// AudDSP
module AudDSP (
    input i_rst_n,
    input i_clk,
    input i_start,  
    input i_pause,  
    input [2:0] i_speed,
    input i_is_slow,
    input i_slow_mode,
    input i_daclrck,                
    input signed [15:0] i_sram_data,
    input [19:0] i_sram_stop_addr,  
    output signed [15:0] o_dac_data,
    output o_en,                    
    output o_is_pause,
    output [19:0] o_sram_addr
);
==> flow/config.mk <==
export PLATFORM = sky130hd
export DESIGN_NAME = AudDSP
export DESIGN_NICKNAME = AudDSP
export VERILOG_FILES = /design/flow/design.v
export SDC_FILE = /design/flow/constraint.sdc
export NUM_CORES = 4
export LEC_CHECK = 0
export ABC_AREA = 1
export CAP_MARGIN = 20
export CORE_MARGIN = 2
export CORE_UTILIZATION = 64
export CTS_CLUSTER_DIAMETER = 376
export CTS_CLUSTER_SIZE = 100
export SLEW_MARGIN = 20
==> flow/constraint.sdc <==
create_clock -name core_clock -period 67.0 [get_ports {i_clk}]
set_input_delay 13.4000 -clock core_clock [delete_from_list [all_inputs] [get_ports {i_clk}]]
set_output_delay 13.4000 -clock core_clock [all_outputs]
set_load 0.01 [all_outputs]
run.sh (not shown) runs the stock make flow with config.mk's settings and CLKGATE_MAP_FILE=.
The first run finished with timing, DRC and antenna clean.
Rerun with:
Settings changed: CORE_UTILIZATION 64 to 72, CTS_CLUSTER_DIAMETER 376 to not set, PLACE_DENSITY set to 0.42, TNS_END_PERCENT set to 30.
Clock period 67.0 ns to 50.6 ns, I/O delays scaled along.
Wire length climbs by about 8%.
Synthesized area stays the same.
Final area went up by 7.7%.
Via count goes up by about 8%.
Die area shrinks by about 11%.
Count of clock-buffer cells in the layout stays the same.
Rerun with:
Settings changed: CORE_UTILIZATION 72 to 42, CTS_CLUSTER_SIZE 100 to not set, PLACE_DENSITY 0.42 to not set, TNS_END_PERCENT 30 to not set.
Clock period 50.6 ns to 53.8 ns, I/O delays scaled along.
Result: Hold slack barely changes. Count of clock-buffer cells in the layout does not change. Sequential share of layout area hardly moves. Sequential cell count does not change. Die size grows by 70%. Fmax drops by 1.1%.
Rerun with:
Settings changed: CORE_UTILIZATION 42 to 65, TNS_END_PERCENT set to 30.
Clock period 53.8 ns to 50.6 ns, I/O delays scaled along.
After rerunning:
- The new run produced a clean layout
- routed wire length falls slightly
- critical path depth rises by 8
- first-iteration DRC count rises by well over a third
- utilization rises by 26 points
Rerun with:
Settings changed: CORE_UTILIZATION 65 to 70, CTS_CLUSTER_DIAMETER set to 221, HOLD_SLACK_MARGIN set to -0.09, TNS_END_PERCENT 30 to not set.
Clock period 50.6 ns to 45.6 ns, I/O delays scaled along.
This time the run finished with setup timing left.
First-iteration DRC count went up by 72%.
Die size fell by 7.0%.
Final area grows by 8.4%.
Fmax goes up by about 0.4%.
Wire length is higher by 22%.
Synthesized cell count does not change.
Global-route usage came out higher by 2.7 points.
Register-to-register slack gets worse by 4.8 ns.
Rerun with:
Settings changed: ABC_AREA 1 to not set, CORE_UTILIZATION 70 to 45, CTS_CLUSTER_DIAMETER 221 to not set, HOLD_SLACK_MARGIN -0.09 to not set.
Clock period 45.6 ns to 48.7 ns, I/O delays scaled along.
=> The changed run finished but fails on setup timing. Design area climbs by 17%. Final cell count drops by 3.1%. Worst setup slack gets worse by 12 ns. Fmax drops by 24%. Count of clock-buffer cells in the layout is unchanged. Routed wire length drops by 2.2%. Global-route usage drops by 3.9 points. Synthesized cell count drops by 34%.


AudDSP again, from the RTL that the note above started with.
Design AudDSP, start of the top module:
module AudDSP (
    input i_rst_n,
    input i_clk,
    input i_start,  
    input i_pause,  
    input [2:0] i_speed,
    input i_is_slow,
    input i_slow_mode,
    input i_daclrck,                
    input signed [15:0] i_sram_data,
    input [19:0] i_sram_stop_addr,  
    output signed [15:0] o_dac_data,
    output o_en,                    
    output o_is_pause,
    output [19:0] o_sram_addr
);
clock: 48.7 ns
lec_check: 0
abc_area: 1
cap_margin: 0
core_aspect_ratio: 0.86
core_margin: 2
core_utilization: 72
cts_cluster_diameter: 351
cts_cluster_size: 40
gpl_timing_driven: 1
hold_slack_margin: -0.09
max_routing_layer: met4
place_density_lb_addon: 0.01
setup_slack_margin: 4.66
slew_margin: 20
tns_end_percent: 35
The first run ended with an error in global routing (5_1_grt) (GRT-0232).
Edit:
Settings changed: ABC_AREA 1 to not set, CORE_ASPECT_RATIO 0.86 to not set, CTS_CLUSTER_SIZE 40 to 37, HOLD_SLACK_MARGIN -0.09 to not set, MAX_ROUTING_LAYER met4 to not set, PLACE_DENSITY set to 0.38, PLACE_DENSITY_LB_ADDON 0.01 to not set, SETUP_SLACK_MARGIN 4.66 to -0.16, TNS_END_PERCENT 35 to not set.
Clock period 48.7 ns to 73.2 ns, I/O delays scaled along.
=> With this change the flow finished clean; die area shrinks by about 16%; area after synthesis shrinks by 16%; synthesized cell count shrinks by about 34%.
Edit:
Settings changed: CAP_MARGIN 0 to 20, CORE_UTILIZATION 72 to 40, CTS_CLUSTER_DIAMETER 351 to not set, CTS_CLUSTER_SIZE 37 to not set, GPL_TIMING_DRIVEN 1 to not set, PLACE_DENSITY 0.38 to not set, SETUP_SLACK_MARGIN -0.16 to not set.
Clock period 73.2 ns to 87.7 ns, I/O delays scaled along.
Result:
- area after synthesis stays the same
- cell count climbs by 5.9%
- die size rises by 78%
- fmax came out lower by 13%
- global-route usage goes down by 19 points
- clock-buffer cell count went up by 1
- wire length shrinks by 6.0%
- sequential cell count stays the same
- setup slack improves by 4.0 ns
Edit:
Settings changed: CELL_PAD_IN_SITES_DETAIL_PLACEMENT set to 2, GPL_ROUTABILITY_DRIVEN set to 0, SLEW_MARGIN 20 to 35.
Clock period 87.7 ns to 100.0 ns, I/O delays scaled along.
Result: This time the run died in global routing (5_1_grt). Synthesized cell count is unchanged. Die size is unchanged. Area after synthesis does not change.
Edit:
Settings changed: CELL_PAD_IN_SITES_DETAIL_PLACEMENT 2 to not set, CORE_ASPECT_RATIO set to 0.5, CTS_CLUSTER_DIAMETER set to 268, CTS_CLUSTER_SIZE set to 98, GPL_ROUTABILITY_DRIVEN 0 to not set, GPL_TIMING_DRIVEN set to 0, PLACE_DENSITY_LB_ADDON set to 0.08, SLEW_MARGIN 35 to 20, TNS_END_PERCENT set to 25.
The changed run went through all stages and came out clean; synthesized area does not change; die area hardly moves; synthesized cell count is unchanged.
Edit:
Settings changed: CORE_UTILIZATION 40 to 23, CTS_CLUSTER_DIAMETER 268 to 99, CTS_CLUSTER_SIZE 98 to not set, GPL_TIMING_DRIVEN 0 to not set, PLACE_DENSITY set to 0.89, PLACE_DENSITY_LB_ADDON 0.08 to not set, SLEW_MARGIN 20 to 5, TNS_END_PERCENT 25 to 15.
Routed wire length fell by 10%.
Die area came out higher by 73%.
Via count increases by 2.6%.
Cell count rises by 11%.
Global-route usage fell by 13 points.


== job 8320 ==
AudDSP again, from the RTL that the note above started with.
clock: 48.7 ns
lec_check: 0
abc_area: 1
cap_margin: 0
core_aspect_ratio: 0.86
core_margin: 2
core_utilization: 72
cts_cluster_diameter: 351
cts_cluster_size: 49
gpl_timing_driven: 1
hold_slack_margin: -0.09
max_routing_layer: met4
place_density_lb_addon: 0.01
setup_slack_margin: 2.18
slew_margin: 20
tns_end_percent: 35
Job 8320 did not run to completion, as it errored out during 5_1_grt.
The following lists how job 8392 was set up differently from job 8320:
- CTS_CLUSTER_SIZE no longer set, was 49
- CORE_ASPECT_RATIO no longer set, was 0.86
- GPL_TIMING_DRIVEN no longer set, was 1
- MAX_ROUTING_LAYER no longer set, was met4
- SETUP_SLACK_MARGIN no longer set, was 2.18
- CORE_UTILIZATION now 52, was 72
- TNS_END_PERCENT no longer set, was 35
- PLACE_DENSITY_LB_ADDON no longer set, was 0.01
- CAP_MARGIN now 20, was 0
- HOLD_SLACK_MARGIN no longer set, was -0.09
- CTS_CLUSTER_DIAMETER no longer set, was 351
- the clock period (ns, I/O delays scaled along) now 67.0, was 48.7
--- outcome ---
- Relative to job 8320, placer's final routability congestion estimate decreased by about 17% in job 8392.
- Job 8392: flow completed, timing, DRC and antenna clean
- Job 8320 failed in 5_1_grt with GRT-0232.
- Yosys synthesis chip area came out exactly the same in job 8392 and job 8320.
- Post-synthesis xor/xnor area fraction came out exactly the same in job 8392 and job 8320.
- As far as synthesized-area fraction occupied by adder cells is concerned, job 8392 and job 8320 perform about the same.
- Re clock sink count: no difference whatsoever between job 8320 and job 8392.
- Compared with job 8320, in job 8392 area of the core region went up, average cell area after synthesis essentially unchanged.
Inputs modified between job 8392 and job 8086:
- TNS_END_PERCENT: unset -> 5
- CTS_CLUSTER_DIAMETER: unset -> 376
- CORE_UTILIZATION: 52 -> 58
- CTS_CLUSTER_SIZE: unset -> 100
- the clock period (ns, I/O delays scaled along): 67.0 -> 48.9
- Job 8086 reached the final stage; the timing, design-rule and antenna checks on its layout passed.
- In the reports for job 8392 and job 8086, the smaller design area belongs to job 8392.
- Status: count of nets left with antenna violations after detail routing parity (job 8086, job 8392)
- Cmp job 8392 and job 8086 / worst hold margin / higher: job 8392
- In job 8086, flop share of the area is lower than in job 8392.
- Synthesis-to-layout area growth for job 8086: 11 points up relative to job 8392
What job 5155 does differently from job 8086 at the input level:
- ABC_AREA no longer set, was 1
- CTS_CLUSTER_DIAMETER no longer set, was 376
- TNS_END_PERCENT no longer set, was 5
- CTS_CLUSTER_SIZE no longer set, was 100
- CORE_UTILIZATION now 65, was 58
- the clock period (ns, I/O delays scaled along) now 87.7, was 48.9
[summary]
- The wire length of job 5155 is lower than that of job 8086.
- From job 8086 to job 5155 the numbers moved as follows: maximum fanout along the worst path now larger, routed wire length on met2 now smaller.
- The fraction of synthesized area in multiplexers in job 5155 sits 3.5 points above the value recorded for job 8086.
The following lists how job 3333 was set up differently from job 5155:
- CORE_UTILIZATION changed from 65 to 40
- GPL_ROUTABILITY_DRIVEN newly set to 0
- SLEW_MARGIN changed from 20 to 25
- the clock period (ns, I/O delays scaled along) changed from 87.7 to 100.0
==> comparison <==
Cell area after placement (higher): job 3333
Against job 5155, job 3333 comes in 11% lower on final routed wire length divided by cell count.
Between job 5155 and job 3333, utilization decreased.
For sequential share of layout area, job 3333 and job 5155 come out practically identical.
Compared with job 5155, job 3333 shows final area higher by 290 um2.
Relative to job 5155, chip area has increased by 0.027 mm2 in job 3333.
For job 5155, the worst setup path startpoint was speed_r[1], unlike job 3333, where it was speed_r[0].
Delta (job 3333 minus job 5155): delay of the slowest cell on the worst path went up by 0.03 ns; critical path depth rose 1.
### job 3333 -> job 6634
- setting HOLD_SLACK_MARGIN to 0.3 for the first time
- setting CORE_ASPECT_RATIO to 0.5 for the first time
- removing GPL_ROUTABILITY_DRIVEN (formerly 0)
- changing SLEW_MARGIN from 25 to 5
- changing CORE_UTILIZATION from 40 to 23
--- outcome ---
- [compare] base=job 3333 new=job 6634: count of cell instances traversed by the critical path went down 3, area of the placeable core shows an increase of 0.052 mm2, via count of the first global-routing pass now sits at about the same level.


## v36
Starting RTL as in the previous note.
clock: 49.1 ns
lec_check: 0
abc_area: 1
cap_margin: 20
core_margin: 2
core_utilization: 65
cts_cluster_diameter: 298
max_routing_layer: met4
place_density_lb_addon: 0.02
setup_slack_margin: 5.0
slew_margin: 20
tns_end_percent: 5
v36 | stages: all done | timing, DRC, antenna: all pass
## Diff of input files: v27 against v36
Settings: clearing PLACE_DENSITY_LB_ADDON, which used to be 0.02; swapping 65 for 40 in CORE_UTILIZATION; clearing CTS_CLUSTER_DIAMETER, which used to be 298; clearing ABC_AREA, which used to be 1; clearing MAX_ROUTING_LAYER, which used to be met4; clearing TNS_END_PERCENT, which used to be 5; clearing SETUP_SLACK_MARGIN, which used to be 5.0; swapping 49.1 for 100.0 in the clock period (ns, I/O delays scaled along).
Results
Comparing v27 and v36, non-clock buffer count is higher on v36.
Wire length on met1: v27 vs v36 down 1500 µm
Higher core utilization of the finished layout among v27 and v36: v36
Diff v36..v27 | final antenna diode count | negligible
Taking v27 as 1.0, v36 lands at 1.3 on number of global-route vias before repair.
Measured against each other, v27 and v36 differ in total half-perimeter wirelength after legalization and detailed placement, the lower figure coming from v27.
Relative to v27, the following input files were edited for v9:
Settings: setting CORE_ASPECT_RATIO to 0.5 for the first time; changing SLEW_MARGIN from 20 to 5; changing CORE_UTILIZATION from 40 to 23.
Findings:
In the reports for v27 and v9, the larger multi-input gate share of the layout cell area belongs to v27. v9 against v27: core area up about 75%; synthesis-to-finish area growth higher; sum of routed wire length over all layers has decreased. Diff v27 -> v9 | critical path depth | up slightly. Summary of the comparison: slack of the critical path is lower in v9, relative to v27. Relative to v27, the worst slew margin relative to its limit of v9 is higher by 2.8 points.


Starting RTL as in the previous note.
clock: 48.7 ns
lec_check: 0
abc_area: 1
cap_margin: 0
core_margin: 2
core_utilization: 72
cts_cluster_size: 14
place_density: 0.42
setup_slack_margin: 2.34
slew_margin: 20
tns_end_percent: 30
The baseline failed in 5_1_grt.
Edit:
--- a/flow/config.mk
+++ b/flow/config.mk
@@ -9 +9 @@
-export CAP_MARGIN = 0
+export CAP_MARGIN = 20
@@ -11,4 +11,4 @@
-export CORE_UTILIZATION = 72
-export CTS_CLUSTER_SIZE = 14
-export PLACE_DENSITY = 0.42
-export SETUP_SLACK_MARGIN = 2.34
+export CORE_UTILIZATION = 70
+export CTS_CLUSTER_DIAMETER = 375
+export CTS_CLUSTER_SIZE = 49
+export MAX_ROUTING_LAYER = met4
@@ -16 +15,0 @@
-export TNS_END_PERCENT = 30
Result: This time the run ran to the end with no violations. Area after synthesis stays the same. Synthesized cell count does not change. Die size rose by about 2.8%.
Edit:
--- a/flow/config.mk
+++ b/flow/config.mk
@@ -11,4 +11,5 @@
-export CORE_UTILIZATION = 70
-export CTS_CLUSTER_DIAMETER = 375
-export CTS_CLUSTER_SIZE = 49
-export MAX_ROUTING_LAYER = met4
+export CORE_UTILIZATION = 72
+export CTS_CLUSTER_DIAMETER = 257
+export CTS_CLUSTER_SIZE = 100
+export PLACE_DENSITY = 0.42
+export SETUP_SLACK_MARGIN = 5.0
@@ -15,0 +17 @@
+export TNS_END_PERCENT = 30
Result: With this change the flow did not get past 5_1_grt on GRT-0232. Area after synthesis does not change. Synthesized cell count stays the same. Die area falls by 2.7%.


== job 5243 ==
AudDSP again, from the RTL that the note above started with.
Settings: LEC_CHECK=0, ABC_AREA=1, CAP_MARGIN=20, CORE_MARGIN=2, CORE_UTILIZATION=72, CTS_CLUSTER_DIAMETER=248, CTS_CLUSTER_SIZE=96, PLACE_DENSITY=0.42, SLEW_MARGIN=20, TNS_END_PERCENT=15; clock period 49.7 ns.
Inputs modified between job 5243 and job 4054:
Settings: changing CTS_CLUSTER_SIZE from 96 to 97; changing TNS_END_PERCENT from 15 to 20; removing CTS_CLUSTER_DIAMETER (formerly 248); changing CORE_UTILIZATION from 72 to 52; removing PLACE_DENSITY (formerly 0.42); changing the clock period (ns, I/O delays scaled along) from 49.7 to 53.8.
==> comparison <==
Of job 4054 and job 5243, the run reporting the higher part of the cycle the worst path needs was job 5243.
In the tables for job 4054 and job 5243, growth of design area from synthesis to finish reads lower with job 4054.
Job 4054 has completed all stages; timing, DRC and antenna checks passed.
Compared with job 5243, in job 4054 share of final layout cell area taken by clock buffers and inverters closely matched the old numbers; global-route wire length before repair increased by about 4% relative to the old numbers; core utilization decreased by 25 points relative to the old numbers.
From job 5243 to job 4054 the numbers moved as follows: global routing met2 resource utilization now smaller; design area down 2.9%; routed wire length now smaller.
Here is what was changed in the inputs of job 2216 compared with job 4054.
Settings: changing CORE_UTILIZATION from 52 to 53; removing TNS_END_PERCENT (formerly 20); changing CTS_CLUSTER_SIZE from 97 to 98; setting CTS_CLUSTER_DIAMETER to 397 for the first time.
Findings:
Delta (job 2216 minus job 4054): global-route wire length before repair went down, worst reg-to-reg path cell count went down. Post-layout period usage of the worst path ends up lower on job 4054. Diff job 4054 -> job 2216 | core utilization | increase of 0.59 points. Number of design-rule violations left by the first detailed-router iteration improves in job 2216 relative to job 4054.
The following lists how job 8132 was set up differently from job 2216:
Settings: swapping 397 for 228 in CTS_CLUSTER_DIAMETER; swapping 53 for 70 in CORE_UTILIZATION; clearing CTS_CLUSTER_SIZE, which used to be 98; putting HOLD_SLACK_MARGIN at -0.09 where nothing was set; swapping 53.8 for 45.6 in the clock period (ns, I/O delays scaled along).
Findings:
- Summary across job 2216 and job 8132: the single failing run is job 8132.
- Status job 8132: flow complete, layout not clean - negative setup slack
- Between job 2216 and job 8132, the flow reports first-iteration DRC count increasing by more than 100%.
- Job 8132 against job 2216: yosys synthesis chip area has remained practically unchanged; critical path data required time now sits lower.
- Relative to job 2216, the fill cell instance count of the final layout measured on job 8132 has decreased by more than half.
- Changes observed in job 8132 relative to job 2216: cell area +10%.
